==> flow/design.v <==
`timescale 1ns / 1ps
module ram # 
    (parameter ADDR_WIDTH = 4, DATA_WIDTH = 32)
    (
        input                       clk,
        input                       write_enable,
        input   [ADDR_WIDTH-1:0]    addr,
        input   [DATA_WIDTH-1:0]    data_in,
        output  [DATA_WIDTH-1:0]    data_out
    );
    parameter numRegisters = 1 << (ADDR_WIDTH) ;
    reg [DATA_WIDTH-1:0] ram [numRegisters-1:0] ;
    integer i;
    always @(posedge clk) begin
        if (write_enable)
            ram[addr] <= data_in ;
    end
    assign data_out = ram[addr] ;
endmodule
`timescale 1ns / 1ps
module FIR_Periph #
(parameter C_S_AXI_ADDR_WIDTH = 8, C_S_AXI_DATA_WIDTH = 32, DATA_WIDTH =16, NUM_FILTERS=3, NUM_TAPS=15) (
    input clk,
    input calc,
    output reg calcDone,
    input channel,
    input [DATA_WIDTH-1:0] rawData,
    output reg [DATA_WIDTH-1:0] filterData,
    output reg enabled,
    input                               rd,
    input      [C_S_AXI_ADDR_WIDTH-1:0] rdAddr,
    output reg [C_S_AXI_DATA_WIDTH-1:0] rdData,
    input                               wr,
    input      [C_S_AXI_ADDR_WIDTH-1:0] wrAddr,
    input      [C_S_AXI_DATA_WIDTH-1:0] wrData,
    input reset_l
);
parameter ADDR_WIDTH = C_S_AXI_ADDR_WIDTH-$clog2(C_S_AXI_DATA_WIDTH/8);  
parameter BYTE_BITS = $clog2(C_S_AXI_DATA_WIDTH/8);
parameter TAP_ADDR_WIDTH = $clog2(NUM_TAPS);
parameter RESET = 0, IDLE = 1, CALC = 2 ;
reg [3:0] nextState, currentState;
reg [TAP_ADDR_WIDTH-1:0] hAddr, xAddr;
reg [DATA_WIDTH-1:0] hData, xData;
reg wrX[0:1];
reg [TAP_ADDR_WIDTH-1:0] currentIndex[0:1], currentIndex_D [0:1];
reg [TAP_ADDR_WIDTH-1:0]        xIndex, xIndex_D, hIndex, hIndex_D;
wire signed [DATA_WIDTH-1:0] x[1:0];
reg signed [DATA_WIDTH-1:0] MAC[0:NUM_FILTERS-1], MAC_D [0:NUM_FILTERS-1];
reg signed [2*DATA_WIDTH-1:0] MAC_D_temp [0:NUM_FILTERS-1], temp_output[0:NUM_FILTERS-1];
reg [DATA_WIDTH-1:0] y_D;
reg signed [DATA_WIDTH-1:0] atten[0:NUM_FILTERS-1], atten_D [0:NUM_FILTERS-1];
reg channel_D, channel_Q;
reg [C_S_AXI_DATA_WIDTH-1:0] status, status_D;
ram #(.ADDR_WIDTH(TAP_ADDR_WIDTH),.DATA_WIDTH(DATA_WIDTH)) ram_x0 (
    .clk(clk),
    .addr(xAddr),
    .write_enable(wrX[0]),
    .data_in(xData),
    .data_out(x[0])
);
ram #(.ADDR_WIDTH(TAP_ADDR_WIDTH),.DATA_WIDTH(DATA_WIDTH)) ram_x1 (
    .clk(clk),
    .addr(xAddr),
    .write_enable(wrX[1]),
    .data_in(xData),
    .data_out(x[1])
);
reg wrH [0:NUM_FILTERS-1];
wire signed [DATA_WIDTH-1:0] h  [0:NUM_FILTERS-1];
genvar j;
generate
    for(j=0; j<NUM_FILTERS; j=j+1) begin
        ram #(TAP_ADDR_WIDTH, DATA_WIDTH) ram_h
        (
            .clk(clk),
            .addr(hAddr),
            .write_enable(wrH[j]),
            .data_in(hData),
            .data_out(h[j])
        );
    end
endgenerate
integer i;
always @ * begin
    enabled = status[1];
    for(i=0; i<NUM_FILTERS; i=i+1) begin
        atten_D[i] = atten[i];
    end
    if ( wr & wrAddr[C_S_AXI_ADDR_WIDTH-1:BYTE_BITS]>=(NUM_FILTERS*NUM_TAPS) ) begin
        atten_D[wrAddr[C_S_AXI_ADDR_WIDTH-1:BYTE_BITS]-(NUM_FILTERS*NUM_TAPS)] = wrData;
    end
    rdData = 0;
    if(rd) begin
        rdData = status;
    end
    status_D = status;
    nextState = currentState;
    wrX[0] = 0;
    wrX[1] = 0;
    y_D = filterData;
    xIndex_D = xIndex;
    hIndex_D = hIndex;
    xAddr = 0;
    hAddr = 0;
    xData = 0;
    hData = 0;
    currentIndex_D[0] = currentIndex[0];
    currentIndex_D[1] = currentIndex[1];
    calcDone = 0;
    channel_D = channel_Q;
    for(i=0; i<NUM_FILTERS; i=i+1) begin
        wrH[i] = 0;
        MAC_D_temp[i] = 0;
        MAC_D[i] = MAC[i];
        temp_output[i] = 0;
    end
    case (currentState)
        IDLE: begin
            for(i=0; i<NUM_FILTERS; i=i+1) begin
                MAC_D[i] = 0;
            end
            if ( calc & enabled ) begin
                nextState = CALC;
                channel_D = channel;
                wrX[channel_D] = 1;
                xAddr = currentIndex[channel_D];
                xData = rawData;
                xIndex_D = currentIndex[channel_D];
                hIndex_D = 0;
            end
            else if ( wr & wrAddr[C_S_AXI_ADDR_WIDTH-1:BYTE_BITS]<(NUM_FILTERS*NUM_TAPS)) begin
                for(i=0; i<NUM_FILTERS; i=i+1) begin
                    if(wrAddr[C_S_AXI_ADDR_WIDTH-1:BYTE_BITS]>=i*NUM_TAPS && wrAddr[C_S_AXI_ADDR_WIDTH-1:BYTE_BITS]<(i+1)*NUM_TAPS) begin
                        wrH[i] = 1;
                        hAddr = wrAddr[ADDR_WIDTH+1:BYTE_BITS]-i*NUM_TAPS;
                        hData = wrData[DATA_WIDTH-1:0];
                    end
                end
            end
            if(wr & wrAddr[C_S_AXI_ADDR_WIDTH-1:BYTE_BITS]==(NUM_FILTERS*NUM_TAPS)+NUM_FILTERS) begin  
                status_D[1] = 1;
            end
        end
        CALC: begin
            hAddr = hIndex;
            xAddr = xIndex;
            for(i=0; i<NUM_FILTERS; i=i+1) begin
                MAC_D_temp[i] = (x[channel_Q]*h[i] + 32'sh4000);
                MAC_D[i] = MAC[i] + MAC_D_temp[i][2*DATA_WIDTH-2:DATA_WIDTH-1];
            end
            xIndex_D = xIndex - 1'b1;
            if(xIndex == 0) begin
                xIndex_D = NUM_TAPS - 1;
            end
            hIndex_D = hIndex + 1'b1;
            if (hIndex == NUM_TAPS - 1) begin
                nextState = IDLE;
                y_D = 0;
                for(i=0; i<NUM_FILTERS; i=i+1) begin
                    temp_output[i] = atten[i]*MAC_D[i] + 32'sh2000;
                    y_D = y_D + temp_output[i][2*DATA_WIDTH-3:DATA_WIDTH-2];
                end
                calcDone = 1;
                currentIndex_D[channel_Q] = currentIndex[channel_Q] + 1'b1;
                if(currentIndex[channel_Q] == NUM_TAPS - 1) begin
                    currentIndex_D[channel_Q] = 0;
                end
            end
        end
        RESET: begin
            xAddr = xIndex;
            wrX[0] = 1;
            wrX[1] = 1;
            xData = 0;
            xIndex_D = xIndex+1'b1;
            if(xIndex == NUM_TAPS - 1) begin
                status_D[0]=1;
                nextState = IDLE;
            end
        end
        default: begin
            nextState = IDLE;
        end
    endcase
end
always @(posedge clk) begin
    if(!reset_l) begin
        currentIndex[0] <= 0;
        currentIndex[1] <= 0;
        currentState <= RESET;
        filterData <= 0;
        xIndex <= 0;
        hIndex <= 0;
        for(i=0; i<NUM_FILTERS;i=i+1) begin
            atten[i] <= 0;
            MAC[i] <= 0;
        end
        channel_Q <= 0;
        status <= 0;
    end
    else begin
        currentState <= nextState;
        currentIndex[0] <= currentIndex_D[0];
        currentIndex[1] <= currentIndex_D[1];
        xIndex <= xIndex_D;
        hIndex <= hIndex_D;
        for(i=0; i<NUM_FILTERS; i=i+1) begin
            MAC[i] <= MAC_D[i];
            atten[i] <= atten_D[i];
        end
        filterData <= y_D;
        channel_Q <= channel_D;
        status <= status_D;
    end
end
endmodule
==> flow/run.sh <==
#!/bin/bash
# the make line also repeats each setting of config.mk as NAME=value (left out here)
make -C /OpenROAD-flow-scripts/flow DESIGN_CONFIG=/design/flow/config.mk WORK_HOME=/design/flow/orfs CLKGATE_MAP_FILE= finish
==> flow/config.mk <==
export PLATFORM = sky130hd
export DESIGN_NAME = FIR_Periph
export DESIGN_NICKNAME = FIR_Periph
export VERILOG_FILES = /design/flow/design.v
export SDC_FILE = /design/flow/constraint.sdc
export NUM_CORES = 4
export LEC_CHECK = 0
export CAP_MARGIN = 20
export CORE_MARGIN = 2
export CORE_UTILIZATION = 60
export SLEW_MARGIN = 20
==> flow/constraint.sdc <==
create_clock -name core_clock -period 10.5 [get_ports {clk}]
set_input_delay 2.1000 -clock core_clock [delete_from_list [all_inputs] [get_ports {clk}]]
set_output_delay 2.1000 -clock core_clock [all_outputs]
set_load 0.01 [all_outputs]
==> results of run 1 <==
[timing repair]
| action | 4_1_cts | 5_1_grt |
|---|---|---|
| endpoints found under the hold margin | 0 | 0 |
| setup endpoints to repair | 62 | 61 |
| cloned | 18 | 7 |
| setup buffers | 159 | 87 |
| pin swaps | 275 | 181 |
| resized | 571 | 405 |
[metal layers]
layer  track usage  wire [um]  vias up
met5             0         92        -
met4        0.1354      14200       16
met3       0.05410      23750      609
met2        0.5571     155000     3223
met1        0.4594     129500    41290
li1              -          -    35540
[through the flow]
step | cells | cell area (um^2) | worst slack [ns] | setup TNS, ns
6_report | 14210 | 139700 | -9.088 | -153.76
5_1_grt | 14200 | 139700 | -9.833 | -176.00
4_1_cts | 14110 | 137100 | -9.064 | -149.41
3_5_place_dp | 13680 | 127700 | -11.01 | -259.61
3_3_place_gp | 13680 | 127700 | -10.87 | -252.09
2_1_floorplan | 10240 | 115100 | -9.217 | -157.82
[area by class of cell]
cell class	instances	share of cell area
Tap cell	2495	0.02235
Clock buffer	178	0.02731
Clock inverter	91	0.008491
Multi-Input combinational cell	6607	0.4886
Sequential cell	1414	0.2944
Antenna cell	12	0.0002150
Timing Repair Buffer	1708	0.1127
Inverter	1703	0.04591
==> run_results.csv, run 1 <==
group,metric,value,unit
sta,setup_viol,52,
grt,grt_overflow,0,
drt,drt_iter0_drc,6205,
critical_path,path_class,"in -> reg",
critical_path,crit_path_end_kind,"register",
critical_path,timing.rr.start,"currentState[1]",
synthesis,top_area_cell,"edfxtp_1",
sta,rsz0062_at_grt,"yes",
critical_path,cp_slowest_cell,"fa_1",
sta,tightest_slew,1.135,ns
floorplanning,num_rows,159,
clocking,clock-sinks,1414,
critical_path,crit_top_cell,"fa_1",
synthesis,ys_warn_count,22,
critical_path,cp_max_fo,7,
critical_path,cp.arrival,20.26,ns
critical_path,slowest_delay,0.57,ns
drt,routedWlPerCell,22.70,um
sta,setup_slack,-9.088,ns
cells_and_area,post-route-util,0.7438,
grt,first_global_vias,85460,
sta,hold_violations,0,
cells_and_area,nets,13700,
critical_path,cp_top_family,"adder cells",
job,drv_cap,0,
grt,grt_pass1_wl,497800,um
grt,antenna_found_initial,15,
synthesis,yosys-top-cells-area,"edfxtp_1, fa_1, ha_1",
sta,slew_headroom,0.2430,
synthesis,ys_sh_adder,0.3276,
synthesis,async_reset_ff_frac,0,
synthesis,ys_cells,10210,
clocking,insertion_delay,0.83,ns
run_status,outcome,"finished with violations",
synthesis,edf_count,1280,
synthesis,synth-compound-area-share,0.04763,
drt,num_vias,80680,
sta,finalMaxSlewViolations,0,
clocking,ctsRootBufferMaster,"clkbuf_16",
cells_and_area,fillers,12890,
critical_path,reg2reg_slack,-7.83,ns
synthesis,yosys-top-cells-count,"inv_1, fa_1, nand2_1",
placed_design,gp_congestion,0.9115,
clocking,numCtsBuffers,146,
sta,clock.fmax,0.05105,GHz
sta,worst_hold_slack,0.4526,ns
synthesis,ys_seq_share,0.3622,
clocking,cts_buffer_depth,3,
synthesis,syn-mean-instance-area,11.12,um^2
critical_path,crit_start,"wrAddr[2]",
critical_path,start_kind,"input pin",
synthesis,synth_top_area_share,0.3386,
drt,dr.pass1.iters,6,
grt,grt.total_usage,0.3406,
worst_hold_path,min_from,"status[0]",
critical_path,r2r_cells,81,
critical_path,crit_required,11.18,ns
synthesis,simple_gate_area_frac,0.1370,
critical_path,setup.worst_path.end,"filterData[15]",
sta,fin_skew,0.06667,ns
drt,route.detailed.drc,0,
worst_hold_path,hold_end,"status[0]",
worst_hold_path,worstHoldPathType,"reg -> reg",
floorplanning,initCoreUtil,0.6045,
synthesis,synth-seq-cells,1414,
cells_and_area,combGateArea,68250,um^2
floorplanning,ioPinCount,120,
synthesis,flop_cell,"edfxtp_1",
synthesis,synthCells,10210,
clocking,hold_buffers,0,
clocking,cts_tree,"built",
cells_and_area,seqCellArea,41130,um^2
drt,drt_wl_total,322500,um
sta,min_period,19.59,ns
drt,via_per_inst,5.679,
clocking,cts_max_level,4,
placed_design,place.detailed.hpwl,235100,um
floorplanning,fp.dieW,439.0,um
synthesis,top_cell,"inv_1",
floorplanning,die.size.y,439.0,um
floorplanning,dieArea,192700,um^2
grt,grt_max_degree,80,
synthesis,yosys_area,113500,um^2
critical_path,worst_r2r_endpoint,"filterData[15]",
job,warning_count,71,
synthesis,xor_share,0.01762,
placed_design,port_buffers,63,
cells_and_area,area_growth_syn_to_layout,23.04,%
synthesis,syn_area,113500,um^2
critical_path,path_depth,88,
synthesis,synth_cell_type_count,107,
floorplanning,coreArea,187800,um^2
clocking,cts.clk_slew.worst_paths,0.07,ns
run_status,check.faults,"setup timing",
worst_hold_path,whs_path_depth,2,
synthesis,mux_share,0.03166,
synthesis,logic_family,"adder cells",
sta,finalClockPeriodUsage,1.866,
critical_path,path_buffers,20,
drt,ant_nets,0,
==> run 2, diff against run 1 <==
- ABC_AREA: not set -> 1
- CORE_UTILIZATION: 60 -> 72
- CTS_CLUSTER_DIAMETER: not set -> 392
- CTS_CLUSTER_SIZE: not set -> 97
- PLACE_DENSITY_LB_ADDON: not set -> 0.0
- clock period: 10.5 -> 8.73 ns (I/O delays scaled with it)
==> run_results.csv, run 2 <==
group,metric,value,unit
run_status,outcome,"stopped before the end",
run_status,stop_stage,"5_1_grt",
synthesis,synth_top_area_share,0.3421,
placed_design,port_buffers,63,
synthesis,top_area_cell,"edfxtp_1",
synthesis,yosys-top-cells-area,"edfxtp_1, fa_1, inv_1",
placed_design,dp_cells,14390,
floorplanning,fp.dieW,399.0,um
synthesis,ys_sh_adder,0.3310,
clocking,hold_buffers,0,
synthesis,xor_share,0.01554,
placed_design,gp_congestion,1.022,
synthesis,edf_count,1280,
clocking,numCtsBuffers,18,
synthesis,flop_cell,"edfxtp_1",
synthesis,synth_cell_type_count,67,
synthesis,syn-mean-instance-area,10.16,um^2
synthesis,yosys-top-cells-count,"inv_1, nand2_1, fa_1",
synthesis,synth-seq-cells,1414,
synthesis,logic_family,"adder cells",
synthesis,top_cell,"inv_1",
synthesis,mux_share,0,
synthesis,async_reset_ff_frac,0,
floorplanning,dieArea,159200,um^2
synthesis,syn_area,112400,um^2
synthesis,yosys_area,112400,um^2
clocking,cts_max_level,1,
floorplanning,ioPinCount,120,
synthesis,synth-compound-area-share,0.06971,
synthesis,synthCells,11060,
synthesis,ys_cells,11060,
clocking,ctsRootBufferMaster,"clkbuf_16",
synthesis,ys_seq_share,0.3660,
synthesis,ys_warn_count,22,
placed_design,place.detailed.hpwl,283300,um
clocking,clock-sinks,1414,
floorplanning,num_rows,144,
clocking,cts_buffer_depth,3,
floorplanning,coreArea,154600,um^2
floorplanning,die.size.y,399.0,um
synthesis,simple_gate_area_frac,0.1252,
floorplanning,initCoreUtil,0.7268,
run 2: repair_timing:
action | 4_1_cts
pin swaps | 231
gates cloned | 18
hold endpoints to repair | 0
setup endpoints to repair | 64
gates resized | 664
buffers inserted | 181
run 2: through the flow:
stage	worst slack, ns	cell area [um^2]	hold slack [ns]
2_1_floorplan	-8.494	114000	0.4303
3_3_place_gp	-10.42	128300	0.4441
3_5_place_dp	-10.95	128400	0.4532
4_1_cts	-8.881	133600	0.4820
==> run 3, diff against run 2 <==
- CAP_MARGIN: 20 -> 10
- CTS_CLUSTER_DIAMETER: 392 -> 221
- CTS_CLUSTER_SIZE: 97 -> 35
- PLACE_DENSITY: not set -> 0.6
- PLACE_DENSITY_LB_ADDON: 0.0 -> not set
- SETUP_SLACK_MARGIN: not set -> 4.58
- TNS_END_PERCENT: not set -> 5
- clock period: 8.73 -> 15.7 ns (I/O delays scaled with it)
==> run_results.csv, run 3 <==
group,metric,value,unit
synthesis,xor_share,0.01554,
floorplanning,coreArea,154600,um^2
synthesis,edf_count,1280,
synthesis,ys_sh_adder,0.3310,
floorplanning,ioPinCount,120,
synthesis,ys_seq_share,0.3660,
synthesis,mux_share,0,
synthesis,synth-compound-area-share,0.06971,
floorplanning,num_rows,144,
synthesis,top_cell,"inv_1",
run_status,outcome,"stopped before the end",
synthesis,yosys-top-cells-count,"inv_1, nand2_1, fa_1",
synthesis,syn-mean-instance-area,10.16,um^2
placed_design,place.detailed.hpwl,271200,um
synthesis,simple_gate_area_frac,0.1252,
synthesis,ys_cells,11060,
clocking,ctsRootBufferMaster,"clkbuf_16",
floorplanning,fp.dieW,399.0,um
synthesis,async_reset_ff_frac,0,
synthesis,flop_cell,"edfxtp_1",
synthesis,yosys-top-cells-area,"edfxtp_1, fa_1, inv_1",
clocking,cts_buffer_depth,3,
clocking,hold_buffers,0,
placed_design,port_buffers,63,
run_status,stop_stage,"5_1_grt",
clocking,clock-sinks,1414,
synthesis,synth_top_area_share,0.3421,
synthesis,yosys_area,112400,um^2
clocking,numCtsBuffers,47,
clocking,cts_max_level,2,
synthesis,synth-seq-cells,1414,
placed_design,place_area,127000,um^2
synthesis,ys_warn_count,22,
synthesis,logic_family,"adder cells",
placed_design,dp_cells,14250,
synthesis,syn_area,112400,um^2
synthesis,synth_cell_type_count,67,
floorplanning,dieArea,159200,um^2
placed_design,gp_congestion,1.028,
floorplanning,die.size.y,399.0,um
synthesis,top_area_cell,"edfxtp_1",
synthesis,synthCells,11060,
floorplanning,initCoreUtil,0.7268,
## run 3: repair_timing
item	4_1_cts
setup buffers	57
gates cloned	6
gates resized	347
pin swaps	137
endpoints found under the setup margin	64
## run 3: per-stage QoR
| step | setup WS, ns | hold slack [ns] | TNS, ns |
|---|---|---|---|
| 3_3_place_gp | -5.300 | 0.4538 | -68.42 |
| 3_5_place_dp | -5.519 | 0.4609 | -72.64 |
| 2_1_floorplan | -2.918 | 0.4303 | -28.87 |
| 4_1_cts | -3.914 | 0.4832 | -48.13 |
==> run 4, diff against run 3 <==
- ABC_AREA: 1 -> not set
- CAP_MARGIN: 10 -> 20
- CORE_UTILIZATION: 72 -> 71
- CTS_CLUSTER_DIAMETER: 221 -> 28
- CTS_CLUSTER_SIZE: 35 -> 36
- PLACE_DENSITY: 0.6 -> not set
- SETUP_SLACK_MARGIN: 4.58 -> 4.49
- TNS_END_PERCENT: 5 -> not set
- clock period: 15.7 -> 17.6 ns (I/O delays scaled with it)
==> run_results.csv, run 4 <==
group,metric,value,unit
floorplanning,fp.dieW,403.9,um
clocking,cts_max_level,5,
synthesis,edf_count,1280,
placed_design,place_ws,-5.398,ns
synthesis,simple_gate_area_frac,0.1370,
synthesis,synth_cell_type_count,107,
synthesis,syn-mean-instance-area,11.12,um^2
synthesis,yosys-top-cells-area,"edfxtp_1, fa_1, ha_1",
synthesis,logic_family,"adder cells",
floorplanning,die.size.y,403.9,um
clocking,ctsRootBufferMaster,"clkbuf_16",
run_status,stop_error,"[ERROR GRT-0232] Routing congestion too high. Check the congestion heatmap in the GUI.",
synthesis,synth-seq-cells,1414,
placed_design,port_buffers,63,
clocking,numCtsBuffers,294,
synthesis,ys_cells,10210,
synthesis,mux_share,0.03166,
clocking,cts_buffer_depth,4,
grt,grt.total_usage,0.7146,
synthesis,async_reset_ff_frac,0,
synthesis,ys_sh_adder,0.3276,
synthesis,yosys_area,113500,um^2
synthesis,ys_warn_count,22,
clocking,hold_buffers,0,
synthesis,yosys-top-cells-count,"inv_1, fa_1, nand2_1",
synthesis,ys_seq_share,0.3622,
floorplanning,coreArea,158600,um^2
synthesis,top_cell,"inv_1",
floorplanning,ioPinCount,120,
grt,grt_overflow,181,
placed_design,place.detailed.hpwl,242900,um
floorplanning,num_rows,146,
run_status,stop_stage,"5_1_grt",
synthesis,syn_area,113500,um^2
synthesis,xor_share,0.01762,
placed_design,gp_congestion,0.9582,
synthesis,synthCells,10210,
synthesis,synth-compound-area-share,0.04763,
synthesis,synth_top_area_share,0.3386,
floorplanning,initCoreUtil,0.7160,
synthesis,flop_cell,"edfxtp_1",
synthesis,top_area_cell,"edfxtp_1",
clocking,clock-sinks,1414,
run_status,outcome,"stopped before the end",
floorplanning,dieArea,163100,um^2
==> run 4: routing by layer <==
| layer | track usage | GRT overflow |
|---|---|---|
| met1 | 0.7304 | 10 |
| met2 | 0.8820 | 86 |
| met3 | 0.5710 | 6 |
| met4 | 0.6317 | 78 |
| met5 | 0.3524 | 1 |
==> run 4: timing repair <==
| item | in CTS |
|---|---|
| buffers inserted | 208 |
| cloned | 18 |
| resized | 529 |
| endpoints found under the hold margin | 0 |
| setup endpoints to repair | 49 |
| pin swaps | 216 |
==> run 4: metrics by stage <==
| step | cell area, um^2 | instances | hold WS [ns] |
|---|---|---|---|
| 4_1_cts | 141400 | 13970 | 0.4516 |
| 3_5_place_dp | 127100 | 13230 | 0.4460 |
| 3_3_place_gp | 127100 | 13230 | 0.4378 |
| 2_1_floorplan | 114900 | 10240 | 0.4209 |
==> run 5, diff against run 4 <==
- CAP_MARGIN: 20 -> 15
- CELL_PAD_IN_SITES_GLOBAL_PLACEMENT: not set -> 0
- CORE_ASPECT_RATIO: not set -> 1.97
- CORE_MARGIN: 2 -> 9
- CORE_UTILIZATION: 71 -> 27
- CTS_CLUSTER_DIAMETER: 28 -> 192
- CTS_CLUSTER_SIZE: 36 -> not set
- GPL_TIMING_DRIVEN: not set -> 0
- MAX_ROUTING_LAYER: not set -> met4
- PLACE_DENSITY_LB_ADDON: not set -> 0.04
- SETUP_SLACK_MARGIN: 4.49 -> 2.03
- SLEW_MARGIN: 20 -> 10
- TNS_END_PERCENT: not set -> 20
- clock period: 17.6 -> 14.3 ns (I/O delays scaled with it)
==> run_results.csv, run 5 <==
group,metric,value,unit
critical_path,crit_required,15.06,ns
synthesis,synth-compound-area-share,0.04763,
worst_hold_path,min_from,"filterData[4]",
placed_design,place_area,125400,um^2
clocking,cts_tree,"built",
cells_and_area,seqCellArea,41120,um^2
critical_path,path_buffers,20,
synthesis,ys_warn_count,22,
synthesis,edf_count,1280,
sta,setup_viol,16,
sta,finalMaxSlewViolations,0,
cells_and_area,nets,13080,
job,drv_cap,0,
job,warning_count,68,
critical_path,path_depth,87,
cells_and_area,area_growth_syn_to_layout,23.43,%
critical_path,timing.rr.start,"currentState[2]",
synthesis,logic_family,"adder cells",
synthesis,synth_top_area_share,0.3386,
clocking,insertion_delay,0.89,ns
critical_path,cp_top_family,"adder cells",
floorplanning,ioPinCount,120,
sta,rsz0062_at_grt,"yes",
synthesis,top_cell,"inv_1",
floorplanning,fp.dieW,480.0,um
clocking,ctsRootBufferMaster,"clkbuf_16",
synthesis,synth_cell_type_count,107,
drt,dr.pass1.iters,5,
floorplanning,coreArea,417900,um^2
sta,min_period,22.27,ns
critical_path,cp.arrival,23.04,ns
sta,hold_violations,0,
grt,grt.total_usage,0.2263,
placed_design,dp_cells,15950,
critical_path,worst_r2r_endpoint,"filterData[15]",
cells_and_area,instances_no_fill,16590,
critical_path,crit_start,"wrAddr[2]",
sta,fin_skew,0.05515,ns
synthesis,flop_cell,"edfxtp_1",
drt,via_per_inst,4.698,
placed_design,port_buffers,61,
synthesis,ys_cells,10210,
floorplanning,initCoreUtil,0.2717,
critical_path,cp_max_fo,6,
critical_path,reg2reg_slack,-6.64,ns
critical_path,slowest_delay,0.82,ns
clocking,hold_buffers,0,
critical_path,setup.worst_path.end,"filterData[15]",
cells_and_area,combGateArea,69060,um^2
synthesis,ys_sh_adder,0.3276,
floorplanning,die.size.y,928.1,um
grt,grt_max_degree,43,
clocking,clock-sinks,1414,
floorplanning,num_rows,333,
grt,grt_overflow,0,
drt,routedWlPerCell,30.01,um
drt,drt_iter0_drc,3829,
critical_path,crit_top_cell,"fa_1",
clocking,cts.clk_slew.worst_paths,0.07,ns
sta,clock.fmax,0.04489,GHz
synthesis,mux_share,0.03166,
synthesis,synth-seq-cells,1414,
synthesis,syn_area,113500,um^2
sta,setup_slack,-7.975,ns
grt,antenna_found_initial,23,
synthesis,synthCells,10210,
placed_design,gp_congestion,0.9111,
drt,num_vias,77960,
drt,drt_wl_total,497900,um
synthesis,syn-mean-instance-area,11.12,um^2
worst_hold_path,whs_path_depth,2,
sta,tightest_slew,1.312,ns
sta,slew_headroom,0.1253,
grt,first_global_vias,87520,
clocking,cts_max_level,4,
cells_and_area,fillers,42100,
synthesis,async_reset_ff_frac,0,
critical_path,cp_slowest_cell,"xnor2_1",
synthesis,yosys-top-cells-count,"inv_1, fa_1, nand2_1",
clocking,cts_buffer_depth,4,
cells_and_area,post-route-util,0.3353,
drt,ant_nets,0,
run_status,check.faults,"setup timing",
synthesis,top_area_cell,"edfxtp_1",
grt,grt_pass1_wl,687200,um
cells_and_area,design_area,140100,um^2
clocking,numCtsBuffers,152,
sta,finalClockPeriodUsage,1.558,
worst_hold_path,worstHoldPathType,"reg -> reg",
synthesis,xor_share,0.01762,
placed_design,place.detailed.hpwl,396600,um
synthesis,simple_gate_area_frac,0.1370,
run_status,outcome,"finished with violations",
floorplanning,dieArea,445500,um^2
drt,route.detailed.drc,0,
synthesis,yosys-top-cells-area,"edfxtp_1, fa_1, ha_1",
worst_hold_path,hold_end,"filterData[4]",
critical_path,start_kind,"input pin",
synthesis,yosys_area,113500,um^2
critical_path,crit_path_end_kind,"register",
placed_design,place_ws,-15.23,ns
synthesis,ys_seq_share,0.3622,
critical_path,path_class,"in -> reg",
critical_path,r2r_cells,83,
[run 5: final cells by class]
cell class / instances / area share
antenna: 9 / 0.0001607
timing repair buffer: 562 / 0.04678
clock inverter: 82 / 0.004866
buffer: 513 / 0.03864
sequential: 1414 / 0.2934
multi-input combinational: 6607 / 0.4928
clock buffer: 177 / 0.02819
tap: 5527 / 0.04935
inverter: 1703 / 0.04574
[run 5: routing by layer]
metal  track usage  up-vias  routed length (um)
met3       0.01763      938               11420
li1              -    34290                   -
met2        0.4617     1555              293500
met4        0.1332        0               39580
met5             -        -                   0
met1        0.1971    41180              153500
[run 5: per-stage QoR]
step / hold slack (ns) / setup TNS (ns)
5_1_grt: 0.5001 / -103.97
6_report: 0.4686 / -93.83
3_3_place_gp: 0.4629 / -432.27
2_1_floorplan: 0.4209 / -73.52
4_1_cts: 0.4711 / -98.54
3_5_place_dp: 0.4555 / -351.14
[run 5: timing repair]
| item | in CTS | in global routing |
|---|---|---|
| resized | 1186 | 346 |
| gates cloned | 7 | 2 |
| pin swaps | 294 | 298 |
| setup endpoints to repair | 64 | 60 |
| buffers inserted | 283 | 77 |
==> run 6, diff against run 5 <==
- CAP_MARGIN: 15 -> 0
- CORE_MARGIN: 9 -> 2
- PLACE_DENSITY_LB_ADDON: 0.04 -> not set
- clock period: 14.3 -> 18.4 ns (I/O delays scaled with it)
==> run_results.csv, run 6 <==
group,metric,value,unit
sta,rsz0062_at_grt,"yes",
synthesis,mux_share,0.03166,
critical_path,path_buffers,20,
synthesis,synth_cell_type_count,107,
sta,slew_headroom,0.05261,
cells_and_area,seqCellArea,41120,um^2
drt,drt_iter0_drc,5486,
critical_path,r2r_cells,81,
worst_hold_path,hold_end,"filterData[0]",
synthesis,top_area_cell,"edfxtp_1",
placed_design,dp_cells,15920,
worst_hold_path,worstHoldPathType,"reg -> reg",
drt,dr.pass1.iters,8,
sta,min_period,23.10,ns
placed_design,place_ws,-10.68,ns
drt,route.detailed.drc,0,
critical_path,path_depth,86,
synthesis,ys_sh_adder,0.3276,
grt,grt.total_usage,0.2073,
floorplanning,dieArea,426000,um^2
floorplanning,die.size.y,914.1,um
critical_path,reg2reg_slack,-2.52,ns
critical_path,crit_top_cell,"fa_1",
cells_and_area,fillers,41730,
synthesis,synth-seq-cells,1414,
synthesis,top_cell,"inv_1",
placed_design,place_area,124300,um^2
sta,setup_tns,-37.35,ns
sta,setup_slack,-4.696,ns
synthesis,ys_cells,10210,
placed_design,place.detailed.hpwl,334800,um
floorplanning,num_rows,334,
critical_path,path_class,"in -> reg",
synthesis,synth_top_area_share,0.3386,
grt,grt_overflow,0,
clocking,hold_buffers,0,
synthesis,logic_family,"adder cells",
job,drv_cap,0,
critical_path,crit_start,"wrAddr[2]",
critical_path,crit_required,19.07,ns
clocking,cts_max_level,3,
synthesis,syn-mean-instance-area,11.12,um^2
clocking,cts_tree,"built",
grt,grt.busiest_layer,"met2",
drt,num_vias,80070,
synthesis,edf_count,1280,
critical_path,crit_path_end_kind,"register",
synthesis,synth-compound-area-share,0.04763,
grt,grt_use_met1,0.1702,
job,warning_count,68,
clocking,cts.clk_slew.worst_paths,0.06,ns
placed_design,port_buffers,61,
worst_hold_path,whs_path_depth,2,
critical_path,cp_slowest_cell,"fa_1",
sta,finalMaxSlewViolations,0,
sta,finalClockPeriodUsage,1.255,
floorplanning,ioPinCount,120,
sta,hold_violations,0,
drt,drt_wl_total,429600,um
grt,grt_max_degree,49,
critical_path,start_kind,"input pin",
synthesis,yosys-top-cells-area,"edfxtp_1, fa_1, ha_1",
clocking,clock-sinks,1414,
grt,antenna_found_initial,33,
cells_and_area,nets,12970,
synthesis,ys_seq_share,0.3622,
cells_and_area,area_growth_syn_to_layout,20.96,%
clocking,insertion_delay,0.86,ns
synthesis,ys_warn_count,22,
synthesis,syn_area,113500,um^2
worst_hold_path,min_from,"filterData[0]",
drt,routedWlPerCell,26.03,um
run_status,outcome,"finished with violations",
synthesis,synthCells,10210,
synthesis,xor_share,0.01762,
critical_path,worst_r2r_endpoint,"filterData[15]",
sta,clock.fmax,0.04330,GHz
floorplanning,fp.dieW,466.0,um
cells_and_area,combGateArea,68350,um^2
cells_and_area,design_area,137300,um^2
grt,grt_pass1_wl,612300,um
synthesis,yosys_area,113500,um^2
cells_and_area,instances_no_fill,16510,
critical_path,slowest_delay,0.59,ns
floorplanning,initCoreUtil,0.2708,
synthesis,simple_gate_area_frac,0.1370,
critical_path,cp_top_family,"adder cells",
synthesis,flop_cell,"edfxtp_1",
grt,grtUsageMet2,0.3719,
synthesis,yosys-top-cells-count,"inv_1, fa_1, nand2_1",
grt,grtUsageMet3,0.03162,
drt,ant_nets,0,
critical_path,cp.arrival,23.77,ns
critical_path,timing.rr.start,"enabled",
floorplanning,coreArea,419200,um^2
synthesis,async_reset_ff_frac,0,
grt,first_global_vias,87900,
placed_design,gp_congestion,1.041,
clocking,numCtsBuffers,116,
clocking,ctsRootBufferMaster,"clkbuf_16",
run_status,check.faults,"setup timing",
critical_path,setup.worst_path.end,"filterData[15]",
clocking,cts_buffer_depth,3,
sta,tightest_slew,1.410,ns
critical_path,cp_max_fo,8,
drt,via_per_inst,4.850,
sta,setup_viol,16,
sta,fin_skew,0.1200,ns
## run 6: layout make-up
type	count	area share
Antenna cell	25	0.0004556
Buffer	513	0.03902
Clock buffer	138	0.02189
Clock inverter	78	0.006360
Inverter	1703	0.04660
Multi-Input combinational cell	6607	0.4977
Sequential cell	1414	0.2994
Tap cell	5544	0.05051
Timing Repair Buffer	486	0.03802
## run 6: through the flow
stage,hold WS (ns),utilization
after floorplan,0.4209,-
after global placement,0.4446,0.2916
after detailed placement,0.4518,0.2966
after CTS,0.4610,0.3261
after global routing,0.4811,0.3276
final,0.4579,0.3276
## run 6: repair_timing
| item | CTS | global route |
|---|---|---|
| cloned | 8 | 1 |
| pin swaps | 309 | 72 |
| resized | 1205 | 70 |
| endpoints found under the setup margin | 54 | 16 |
| setup buffers | 316 | 25 |
## run 6: metal layers
metal  vias up  share of wire
met3      1735          0.052
li1      34060              -
met5         -              0
met1     41070           0.28
met2      3203           0.52
met4         0           0.14
==> run 7, diff against run 6 <==
- ABC_AREA: not set -> 1
- CAP_MARGIN: 0 -> 20
- CELL_PAD_IN_SITES_GLOBAL_PLACEMENT: 0 -> not set
- CORE_ASPECT_RATIO: 1.97 -> not set
- CORE_UTILIZATION: 27 -> 72
- CTS_CLUSTER_DIAMETER: 192 -> not set
- GPL_TIMING_DRIVEN: 0 -> not set
- MAX_ROUTING_LAYER: met4 -> not set
- PLACE_DENSITY: not set -> 0.6
- SETUP_SLACK_MARGIN: 2.03 -> not set
- SLEW_MARGIN: 10 -> 20
- TNS_END_PERCENT: 20 -> not set
- clock period: 18.4 -> 14.3 ns (I/O delays scaled with it)
==> run_results.csv, run 7 <==
group,metric,value,unit
floorplanning,ioPinCount,120,
synthesis,ys_sh_adder,0.3310,
synthesis,async_reset_ff_frac,0,
synthesis,syn_area,112400,um^2
synthesis,flop_cell,"edfxtp_1",
synthesis,ys_warn_count,22,
placed_design,dp_cells,14260,
synthesis,ys_seq_share,0.3660,
synthesis,synthCells,11060,
floorplanning,die.size.y,399.0,um
run_status,stop_stage,"5_1_grt",
synthesis,synth-seq-cells,1414,
clocking,cts_buffer_depth,3,
placed_design,place.detailed.hpwl,267200,um
clocking,numCtsBuffers,140,
clocking,clock-sinks,1414,
floorplanning,initCoreUtil,0.7268,
synthesis,logic_family,"adder cells",
placed_design,place_area,127200,um^2
placed_design,place_ws,-6.503,ns
synthesis,yosys_area,112400,um^2
grt,grt_overflow,136,
floorplanning,num_rows,144,
synthesis,yosys-top-cells-count,"inv_1, nand2_1, fa_1",
clocking,hold_buffers,0,
grt,grt.total_usage,0.7082,
synthesis,synth-compound-area-share,0.06971,
synthesis,ys_cells,11060,
floorplanning,coreArea,154600,um^2
synthesis,yosys-top-cells-area,"edfxtp_1, fa_1, inv_1",
floorplanning,fp.dieW,399.0,um
clocking,ctsRootBufferMaster,"clkbuf_16",
synthesis,mux_share,0,
synthesis,synth_cell_type_count,67,
synthesis,edf_count,1280,
synthesis,simple_gate_area_frac,0.1252,
synthesis,top_area_cell,"edfxtp_1",
synthesis,synth_top_area_share,0.3421,
run_status,stop_error,"[ERROR GRT-0232] Routing congestion too high. Check the congestion heatmap in the GUI.",
clocking,cts_max_level,4,
synthesis,top_cell,"inv_1",
placed_design,port_buffers,63,
placed_design,gp_congestion,1.071,
synthesis,xor_share,0.01554,
floorplanning,dieArea,159200,um^2
run_status,outcome,"stopped before the end",
synthesis,syn-mean-instance-area,10.16,um^2
run 7: repair_timing:
item | 4_1_cts
endpoints found under the setup margin | 16
endpoints found under the hold margin | 0
setup buffers | 189
gates cloned | 23
pin swaps | 282
resized | 651
run 7: layer usage:
| metal | track usage | GRT overflow |
|---|---|---|
| met1 | 0.7149 | 2 |
| met2 | 0.8758 | 62 |
| met3 | 0.5533 | 2 |
| met4 | 0.6576 | 70 |
| met5 | 0.3768 | 0 |
==> run 8, diff against run 7 <==
- CORE_UTILIZATION: 72 -> 70
- TNS_END_PERCENT: not set -> 5
- clock period: 14.3 -> 16.3 ns (I/O delays scaled with it)
==> run_results.csv, run 8 <==
group,metric,value,unit
synthesis,async_reset_ff_frac,0,
synthesis,synth_cell_type_count,67,
placed_design,place.detailed.hpwl,273600,um
floorplanning,ioPinCount,120,
placed_design,dp_cells,14290,
placed_design,gp_congestion,1.037,
floorplanning,coreArea,160000,um^2
synthesis,syn_area,112400,um^2
synthesis,ys_warn_count,22,
clocking,clock-sinks,1414,
synthesis,mux_share,0,
synthesis,ys_sh_adder,0.3310,
placed_design,place_area,126700,um^2
floorplanning,fp.dieW,404.6,um
floorplanning,num_rows,147,
synthesis,ys_cells,11060,
run_status,outcome,"stopped before the end",
synthesis,yosys_area,112400,um^2
synthesis,synthCells,11060,
synthesis,top_area_cell,"edfxtp_1",
synthesis,yosys-top-cells-count,"inv_1, nand2_1, fa_1",
clocking,cts_buffer_depth,3,
clocking,ctsRootBufferMaster,"clkbuf_16",
synthesis,simple_gate_area_frac,0.1252,
synthesis,flop_cell,"edfxtp_1",
clocking,numCtsBuffers,143,
placed_design,place_ws,-5.488,ns
synthesis,syn-mean-instance-area,10.16,um^2
floorplanning,initCoreUtil,0.7021,
clocking,cts_max_level,4,
synthesis,logic_family,"adder cells",
clocking,hold_buffers,0,
synthesis,synth_top_area_share,0.3421,
synthesis,ys_seq_share,0.3660,
floorplanning,die.size.y,404.6,um
synthesis,edf_count,1280,
synthesis,synth-compound-area-share,0.06971,
placed_design,port_buffers,63,
synthesis,synth-seq-cells,1414,
synthesis,top_cell,"inv_1",
floorplanning,dieArea,163700,um^2
synthesis,xor_share,0.01554,
synthesis,yosys-top-cells-area,"edfxtp_1, fa_1, inv_1",
run_status,stop_stage,"5_1_grt",
run 8: what timing repair did:
item,CTS
pin swaps,70
gates cloned,7
gates resized,187
setup endpoints to repair,16
buffers inserted,29
==> run 9, diff against run 8 <==
- CTS_CLUSTER_DIAMETER: not set -> 224
- TNS_END_PERCENT: 5 -> not set
- clock period: 16.3 -> 19.5 ns (I/O delays scaled with it)
==> run_results.csv, run 9 <==
group,metric,value,unit
drt,dr.pass1.iters,13,
drt,dr.max_layer_used,"met5",
synthesis,synthCells,11060,
sta,finalClockPeriodUsage,1.091,
synthesis,synth-seq-cells,1414,
synthesis,ys_cells,11060,
drt,routedWlPerCell,28.42,um
sta,clock.fmax,0.04702,GHz
critical_path,slowest_delay,0.88,ns
critical_path,worst_r2r_endpoint,"filterData[15]",
drt,via_per_inst,6.574,
synthesis,edf_count,1280,
worst_hold_path,whs_path_depth,2,
critical_path,crit_start,"wrAddr[4]",
critical_path,path_class,"in -> reg",
synthesis,yosys-top-cells-count,"inv_1, nand2_1, fa_1",
floorplanning,dieArea,163700,um^2
drt,wl_met2,185200,um
synthesis,synth_cell_type_count,67,
worst_hold_path,worstHoldPathType,"reg -> reg",
drt,route.detailed.drc,0,
floorplanning,num_rows,147,
critical_path,cp_top_family,"adder cells",
critical_path,cp_slowest_cell,"a21oi_1",
critical_path,setup.worst_path.end,"filterData[15]",
critical_path,start_kind,"input pin",
floorplanning,die.size.y,404.6,um
clocking,cts_max_level,4,
placed_design,gp_congestion,1.000,
synthesis,synth_top_area_share,0.3421,
floorplanning,ioPinCount,120,
synthesis,syn_area,112400,um^2
synthesis,synth-compound-area-share,0.06971,
cells_and_area,nets,14800,
critical_path,cp.arrival,22.02,ns
sta,tightest_slew,1.270,ns
sta,hold_violations,0,
floorplanning,initCoreUtil,0.7021,
synthesis,xor_share,0.01554,
critical_path,path_buffers,27,
synthesis,syn-mean-instance-area,10.16,um^2
clocking,cts.clk_slew.worst_paths,0.07,ns
critical_path,r2r_cells,95,
floorplanning,fp.dieW,404.6,um
cells_and_area,design_area,139400,um^2
critical_path,reg2reg_slack,0.70,ns
run_status,outcome,"finished with violations",
synthesis,mux_share,0,
run_status,check.faults,"setup timing",
critical_path,path_depth,100,
sta,setup_tns,-14.68,ns
grt,antenna_found_initial,33,
synthesis,simple_gate_area_frac,0.1252,
synthesis,top_area_cell,"edfxtp_1",
floorplanning,coreArea,160000,um^2
clocking,ctsRootBufferMaster,"clkbuf_16",
drt,drt_wl_total,423700,um
sta,min_period,21.27,ns
critical_path,cp_max_fo,20,
synthesis,logic_family,"adder cells",
clocking,cts_buffer_depth,3,
drt,drt_iter0_drc,16020,
job,warning_count,72,
synthesis,ys_seq_share,0.3660,
grt,grt_max_degree,81,
synthesis,top_cell,"inv_1",
job,drv_cap,0,
clocking,cts_tree,"built",
critical_path,timing.rr.start,"currentState[2]",
synthesis,async_reset_ff_frac,0,
cells_and_area,area_growth_syn_to_layout,24.03,%
sta,rsz0062_at_grt,"yes",
placed_design,dp_cells,14330,
drt,ant_nets,0,
placed_design,place_area,126900,um^2
drt,num_vias,98040,
drt,drt-met1-wl,129000,um
sta,setup_viol,13,
clocking,insertion_delay,0.91,ns
synthesis,yosys_area,112400,um^2
drt,dr_wl_met3,64940,um
placed_design,place.detailed.hpwl,254100,um
placed_design,port_buffers,63,
sta,slew_headroom,0.1479,
grt,first_global_vias,96890,
critical_path,crit_path_end_kind,"register",
synthesis,flop_cell,"edfxtp_1",
clocking,numCtsBuffers,144,
critical_path,crit_required,20.25,ns
grt,grt_pass1_wl,566500,um
sta,fin_skew,0.09390,ns
grt,grt_overflow,0,
clocking,clock-sinks,1414,
grt,grt.total_usage,0.4655,
sta,worst_hold_slack,0.4729,ns
synthesis,ys_warn_count,22,
synthesis,yosys-top-cells-area,"edfxtp_1, fa_1, inv_1",
cells_and_area,instances_no_fill,14910,
sta,finalMaxSlewViolations,0,
sta,setup_slack,-1.768,ns
synthesis,ys_sh_adder,0.3310,
-- run 9: layout make-up --
class                           instances  area (um^2)
Clock buffer                          174         3737
Multi-Input combinational cell       7000        65280
Timing Repair Buffer                 1907        17120
Antenna cell                           34        85.08
Timing Repair inverter                  1        7.507
Clock inverter                         93        970.9
Fill cell                            7373        20660
Inverter                             2203         8424
Sequential cell                      1414        41120
Tap cell                             2086         2610
-- run 9: what timing repair did --
action                                  4_1_cts  5_1_grt
buffers inserted                            138      134
hold buffers                                  0        0
endpoints found under the hold margin         0        0
resized                                     545      628
cloned                                       16       11
pin swaps                                   258      355
endpoints found under the setup margin       13       14
-- run 9: routing by layer --
layer | track usage | up-vias
met2 | 0.7264 | 9794
met1 | 0.5660 | 46620
li1 | - | 38260
met4 | 0.3104 | 28
met3 | 0.1366 | 3332
met5 | 0 | -
-- run 9: per-stage QoR --
step | worst slack [ns] | utilization
after CTS | -0.6384 | 0.8462
after global placement | -2.473 | 0.7927
after global routing | -2.066 | 0.8704
after floorplan | -0.2388 | -
after detailed placement | -2.696 | 0.7930
final | -1.768 | 0.8709
==> run 10, diff against run 9 <==
- CELL_PAD_IN_SITES_DETAIL_PLACEMENT: not set -> 1
- CELL_PAD_IN_SITES_GLOBAL_PLACEMENT: not set -> 1
- CORE_ASPECT_RATIO: not set -> 0.64
- CORE_MARGIN: 2 -> 8
- CORE_UTILIZATION: 70 -> 45
- CTS_CLUSTER_DIAMETER: 224 -> 26
- GPL_ROUTABILITY_DRIVEN: not set -> 0
- GPL_TIMING_DRIVEN: not set -> 0
- MAX_ROUTING_LAYER: not set -> met4
- MIN_ROUTING_LAYER: not set -> met1
- PLACE_DENSITY: 0.6 -> not set
- PLACE_DENSITY_LB_ADDON: not set -> 0.09
- SETUP_SLACK_MARGIN: not set -> -1.12
- SLEW_MARGIN: 20 -> 35
- TNS_END_PERCENT: not set -> 70
- clock period: 19.5 -> 24.0 ns (I/O delays scaled with it)
==> run_results.csv, run 10 <==
group,metric,value,unit
worst_hold_path,worstHoldPathType,"reg -> reg",
drt,via_per_inst,5.696,
sta,finalClockPeriodUsage,1.017,
synthesis,synth_cell_type_count,67,
sta,tightest_slew,1.036,ns
critical_path,reg2reg_slack,3.24,ns
critical_path,crit_path_end_kind,"register",
critical_path,timing.rr.start,"enabled",
drt,dr.pass1.iters,6,
critical_path,cp_top_family,"adder cells",
synthesis,simple_gate_area_frac,0.1252,
clocking,numCtsBuffers,294,
synthesis,top_cell,"inv_1",
clocking,insertion_delay,0.88,ns
synthesis,yosys-top-cells-count,"inv_1, nand2_1, fa_1",
clocking,cts_buffer_depth,4,
critical_path,path_depth,93,
cells_and_area,nets,13820,
synthesis,ys_cells,11060,
drt,drt_iter0_drc,9356,
synthesis,xor_share,0.01554,
critical_path,worst_r2r_endpoint,"filterData[15]",
critical_path,crit_top_cell,"inv_1",
synthesis,yosys-top-cells-area,"edfxtp_1, fa_1, inv_1",
synthesis,top_area_cell,"edfxtp_1",
cells_and_area,fillers,26730,
job,drv_cap,0,
synthesis,syn_area,112400,um^2
sta,finalMaxSlewViolations,0,
drt,drt_wl_total,434600,um
clocking,cts_max_level,5,
synthesis,flop_cell,"edfxtp_1",
critical_path,cp_slowest_cell,"fa_1",
grt,grt.total_usage,0.3350,
synthesis,synth_top_area_share,0.3421,
clocking,ctsRootBufferMaster,"clkbuf_16",
critical_path,cp.arrival,25.12,ns
sta,min_period,24.40,ns
drt,num_vias,87030,
synthesis,syn-mean-instance-area,10.16,um^2
clocking,cts_tree,"built",
sta,setup_slack,-0.3975,ns
synthesis,ys_seq_share,0.3660,
critical_path,crit_start,"calc",
critical_path,path_buffers,25,
grt,antenna_found_initial,25,
floorplanning,die.size.y,415.7,um
job,warning_count,65,
critical_path,setup.worst_path.end,"filterData[15]",
sta,setup_viol,2,
floorplanning,ioPinCount,120,
critical_path,start_kind,"input pin",
critical_path,r2r_cells,88,
critical_path,slowest_delay,0.62,ns
clocking,clock-sinks,1414,
drt,route.detailed.drc,0,
synthesis,synth-compound-area-share,0.06971,
synthesis,synthCells,11060,
drt,routedWlPerCell,28.44,um
synthesis,ys_warn_count,22,
synthesis,logic_family,"adder cells",
sta,fin_skew,0.08540,ns
synthesis,mux_share,0,
grt,grt_pass1_wl,637200,um
grt,first_global_vias,93080,
sta,clock.fmax,0.04099,GHz
critical_path,crit_required,24.73,ns
floorplanning,initCoreUtil,0.4532,
synthesis,ys_sh_adder,0.3310,
run_status,outcome,"finished with violations",
synthesis,async_reset_ff_frac,0,
critical_path,path_class,"in -> reg",
worst_hold_path,whs_path_depth,2,
worst_hold_path,min_from,"MAC[0][0]",
critical_path,cp_max_fo,21,
floorplanning,dieArea,266300,um^2
synthesis,yosys_area,112400,um^2
sta,worst_hold_slack,0.4603,ns
grt,grt_max_degree,44,
floorplanning,fp.dieW,640.6,um
clocking,hold_buffers,0,
grt,grt_overflow,0,
floorplanning,coreArea,247900,um^2
floorplanning,num_rows,146,
sta,slew_headroom,0.3053,
clocking,cts.clk_slew.worst_paths,0.03,ns
run_status,check.faults,"setup timing",
placed_design,place.detailed.hpwl,334000,um
sta,hold_violations,0,
synthesis,edf_count,1280,
worst_hold_path,hold_end,"MAC[0][0]",
synthesis,synth-seq-cells,1414,
cells_and_area,area_growth_syn_to_layout,18.86,%
drt,ant_nets,0,
placed_design,port_buffers,61,
## run 10: area by class of cell
| cell class | instances | area (um^2) | share of cell area |
|---|---|---|---|
| Antenna cell | 26 | 65.06 | 0.0004872 |
| Timing Repair inverter | 4 | 30.03 | 0.0002249 |
| Clock buffer | 348 | 7725 | 0.05785 |
| Inverter | 2203 | 8457 | 0.06333 |
| Buffer | 304 | 1743 | 0.01305 |
| Timing Repair Buffer | 472 | 5617 | 0.04206 |
| Sequential cell | 1414 | 41120 | 0.3079 |
| Tap cell | 3330 | 4167 | 0.03120 |
| Clock inverter | 173 | 1962 | 0.01469 |
| Multi-Input combinational cell | 7004 | 62660 | 0.4692 |
## run 10: stage by stage
| step | std cells | worst slack (ns) | cell area [um^2] | util | setup TNS, ns |
|---|---|---|---|---|---|
| after floorplan | 11090 | 2.449 | 112500 | - | 0 |
| after global placement | 14480 | -5.206 | 117200 | 0.4729 | -53.62 |
| after detailed placement | 14700 | -4.810 | 121500 | 0.4899 | -44.22 |
| after CTS | 15260 | -1.112 | 132400 | 0.5340 | -3.009 |
| after global routing | 15270 | -1.224 | 133500 | 0.5386 | -4.306 |
| final | 15280 | -0.3975 | 133500 | 0.5387 | -0.4579 |
## run 10: layer usage
layer / vias up / wire, um / global-route usage
met5: - / 0 / -
met3: 716 / 51250 / 0.09123
met2: 4461 / 179300 / 0.4607
met1: 45390 / 190200 / 0.4832
met4: 0 / 13790 / 0.09880
li1: 36460 / - / -
## run 10: what timing repair did
action | in CTS | in global routing
gates cloned | 3 | 16
hold endpoints to repair | 0 | 0
gates resized | 223 | 179
pin swaps | 39 | 25
setup endpoints to repair | 13 | 7
buffers inserted | 102 | 80
==> run 11, diff against run 10 <==
- CELL_PAD_IN_SITES_DETAIL_PLACEMENT: 1 -> not set
- CELL_PAD_IN_SITES_GLOBAL_PLACEMENT: 1 -> not set
- CORE_ASPECT_RATIO: 0.64 -> not set
- CORE_MARGIN: 8 -> 2
- CORE_UTILIZATION: 45 -> 71
- CTS_CLUSTER_DIAMETER: 26 -> 200
- CTS_CLUSTER_SIZE: not set -> 68
- GPL_ROUTABILITY_DRIVEN: 0 -> not set
- GPL_TIMING_DRIVEN: 0 -> not set
- HOLD_SLACK_MARGIN: not set -> -0.05
- MAX_ROUTING_LAYER: met4 -> not set
- MIN_ROUTING_LAYER: met1 -> not set
- PLACE_DENSITY_LB_ADDON: 0.09 -> 0.28
- SETUP_SLACK_MARGIN: -1.12 -> not set
- SLEW_MARGIN: 35 -> 0
- TNS_END_PERCENT: 70 -> not set
- clock period: 24.0 -> 8.83 ns (I/O delays scaled with it)
==> run_results.csv, run 11 <==
group,metric,value,unit
synthesis,ys_cells,11060,
floorplanning,die.size.y,401.8,um
synthesis,syn-mean-instance-area,10.16,um^2
floorplanning,initCoreUtil,0.7168,
synthesis,logic_family,"adder cells",
clocking,cts_max_level,1,
floorplanning,num_rows,145,
synthesis,ys_warn_count,22,
placed_design,place.detailed.hpwl,274900,um
synthesis,synth-seq-cells,1414,
floorplanning,fp.dieW,401.8,um
synthesis,synthCells,11060,
clocking,ctsRootBufferMaster,"clkbuf_16",
floorplanning,ioPinCount,120,
synthesis,synth_top_area_share,0.3421,
synthesis,edf_count,1280,
synthesis,synth_cell_type_count,67,
synthesis,ys_seq_share,0.3660,
placed_design,place_area,127400,um^2
synthesis,yosys-top-cells-count,"inv_1, nand2_1, fa_1",
clocking,cts_buffer_depth,3,
floorplanning,dieArea,161400,um^2
synthesis,ys_sh_adder,0.3310,
synthesis,flop_cell,"edfxtp_1",
clocking,numCtsBuffers,27,
synthesis,xor_share,0.01554,
synthesis,top_cell,"inv_1",
run_status,stop_stage,"5_1_grt",
run_status,outcome,"stopped before the end",
placed_design,gp_congestion,1.013,
synthesis,top_area_cell,"edfxtp_1",
synthesis,simple_gate_area_frac,0.1252,
synthesis,synth-compound-area-share,0.06971,
synthesis,mux_share,0,
placed_design,port_buffers,63,
synthesis,yosys_area,112400,um^2
placed_design,dp_cells,14300,
synthesis,syn_area,112400,um^2
synthesis,yosys-top-cells-area,"edfxtp_1, fa_1, inv_1",
clocking,clock-sinks,1414,
synthesis,async_reset_ff_frac,0,
floorplanning,coreArea,156800,um^2
[run 11: repair_timing]
item / CTS
cloned: 20
pin swaps: 345
buffers inserted: 175
hold endpoints to repair: 0
endpoints found under the setup margin: 64
resized: 723
hold buffers: 0
[run 11: through the flow]
stage	worst slack, ns	TNS, ns
floorplan	-8.414	-166.33
global placement	-10.59	-279.38
CTS	-8.915	-187.16
detailed placement	-10.97	-298.27
==> run 12, diff against run 11 <==
- CAP_MARGIN: 20 -> 15
- CORE_UTILIZATION: 71 -> 70
- CTS_CLUSTER_DIAMETER: 200 -> 224
- CTS_CLUSTER_SIZE: 68 -> not set
- HOLD_SLACK_MARGIN: -0.05 -> not set
- MAX_ROUTING_LAYER: not set -> met4
- PLACE_DENSITY: not set -> 0.6
- PLACE_DENSITY_LB_ADDON: 0.28 -> not set
- SETUP_SLACK_MARGIN: not set -> 5.0
- SLEW_MARGIN: 0 -> 20
- clock period: 8.83 -> 19.5 ns (I/O delays scaled with it)
==> run_results.csv, run 12 <==
group,metric,value,unit
floorplanning,fp.dieW,404.6,um
grt,antenna_found_initial,20,
synthesis,synth_top_area_share,0.3421,
sta,tightest_slew,1.455,ns
sta,min_period,20.80,ns
drt,dr.pass1.iters,17,
synthesis,flop_cell,"edfxtp_1",
synthesis,top_cell,"inv_1",
synthesis,ys_warn_count,22,
cells_and_area,area_growth_syn_to_layout,23.34,%
drt,routedWlPerCell,28.28,um
clocking,hold_buffers,0,
sta,finalClockPeriodUsage,1.067,
synthesis,yosys_area,112400,um^2
critical_path,cp_slowest_cell,"o31ai_1",
floorplanning,coreArea,160000,um^2
floorplanning,ioPinCount,120,
critical_path,setup.worst_path.end,"filterData[14]",
run_status,check.faults,"setup timing",
clocking,cts_tree,"built",
drt,num_vias,96680,
synthesis,syn_area,112400,um^2
drt,drt_wl_total,418400,um
critical_path,path_class,"in -> reg",
synthesis,ys_seq_share,0.3660,
critical_path,slowest_delay,0.74,ns
clocking,cts_buffer_depth,3,
critical_path,crit_start,"wrAddr[2]",
synthesis,synth-compound-area-share,0.06971,
job,drv_cap,0,
worst_hold_path,min_from,"status[0]",
critical_path,timing.rr.start,"currentState[2]",
critical_path,crit_path_end_kind,"register",
cells_and_area,post-route-util,0.8660,
drt,drt_iter0_drc,16790,
grt,grt.total_usage,0.4785,
synthesis,yosys-top-cells-count,"inv_1, nand2_1, fa_1",
worst_hold_path,hold_end,"status[0]",
critical_path,start_kind,"input pin",
clocking,cts.clk_slew.worst_paths,0.06,ns
sta,hold_violations,0,
clocking,ctsRootBufferMaster,"clkbuf_16",
placed_design,port_buffers,63,
placed_design,place_ws,-2.315,ns
clocking,cts_max_level,4,
cells_and_area,nets,14710,
critical_path,path_buffers,31,
worst_hold_path,whs_path_depth,2,
worst_hold_path,worstHoldPathType,"reg -> reg",
placed_design,place.detailed.hpwl,251600,um
sta,clock.fmax,0.04808,GHz
synthesis,ys_cells,11060,
floorplanning,num_rows,147,
drt,via_per_inst,6.534,
synthesis,logic_family,"adder cells",
synthesis,simple_gate_area_frac,0.1252,
clocking,insertion_delay,0.87,ns
run_status,outcome,"finished with violations",
grt,grt_overflow,0,
critical_path,path_depth,98,
critical_path,crit_top_cell,"fa_1",
sta,fin_skew,0.08957,ns
placed_design,gp_congestion,1.042,
sta,setup_viol,13,
clocking,clock-sinks,1414,
grt,grt_max_degree,56,
synthesis,synthCells,11060,
synthesis,ys_sh_adder,0.3310,
sta,slew_headroom,0.02743,
synthesis,xor_share,0.01554,
drt,route.detailed.drc,0,
synthesis,synth-seq-cells,1414,
sta,rsz0062_at_grt,"yes",
synthesis,edf_count,1280,
critical_path,r2r_cells,93,
synthesis,syn-mean-instance-area,10.16,um^2
sta,finalMaxSlewViolations,0,
synthesis,top_area_cell,"edfxtp_1",
grt,first_global_vias,96630,
floorplanning,die.size.y,404.6,um
synthesis,synth_cell_type_count,67,
clocking,numCtsBuffers,143,
floorplanning,initCoreUtil,0.7021,
job,warning_count,73,
synthesis,async_reset_ff_frac,0,
sta,setup_slack,-1.301,ns
critical_path,cp_max_fo,16,
drt,ant_nets,0,
synthesis,yosys-top-cells-area,"edfxtp_1, fa_1, inv_1",
critical_path,cp_top_family,"adder cells",
critical_path,crit_required,20.27,ns
synthesis,mux_share,0,
critical_path,cp.arrival,21.57,ns
floorplanning,dieArea,163700,um^2
critical_path,reg2reg_slack,1.20,ns
critical_path,worst_r2r_endpoint,"filterData[14]",
grt,grt_pass1_wl,564100,um
[run 12: layout make-up]
cell class / count / area [um^2]
clock buffers: 171 / 3704
diodes: 22 / 55.05
repair inverters: 1 / 5.005
well taps: 2086 / 2610
fillers: 7574 / 21440
flip-flops and latches: 1414 / 41120
inverters: 2203 / 8431
clock inverters: 81 / 1028
multi-input cells: 6999 / 64950
repair buffers: 1819 / 16670
[run 12: stage by stage]
| step | instance area, um^2 | TNS (ns) | std cells | hold slack [ns] |
|---|---|---|---|---|
| floorplan | 113800 | 0 | 11090 | 0.4303 |
| global placement | 126700 | -17.37 | 14250 | 0.4502 |
| detailed placement | 126700 | -21.82 | 14250 | 0.4476 |
| CTS | 135700 | -0.9040 | 14690 | 0.4573 |
| global route | 138600 | -16.19 | 14790 | 0.4919 |
| finish | 138600 | -9.940 | 14800 | 0.4593 |
[run 12: metal layers]
metal	global-route usage	routed length [um]	vias to the layer above
met5	-	0	-
met4	0.3361	47060	0
met3	0.1293	62110	3368
met2	0.7325	183600	9624
met1	0.5505	125600	45650
li1	-	-	38040
[run 12: repair_timing]
item                       CTS  global route
resized                    515           440
gates cloned                22             3
setup endpoints to repair   16            16
pin swaps                  258           221
setup buffers              173            65
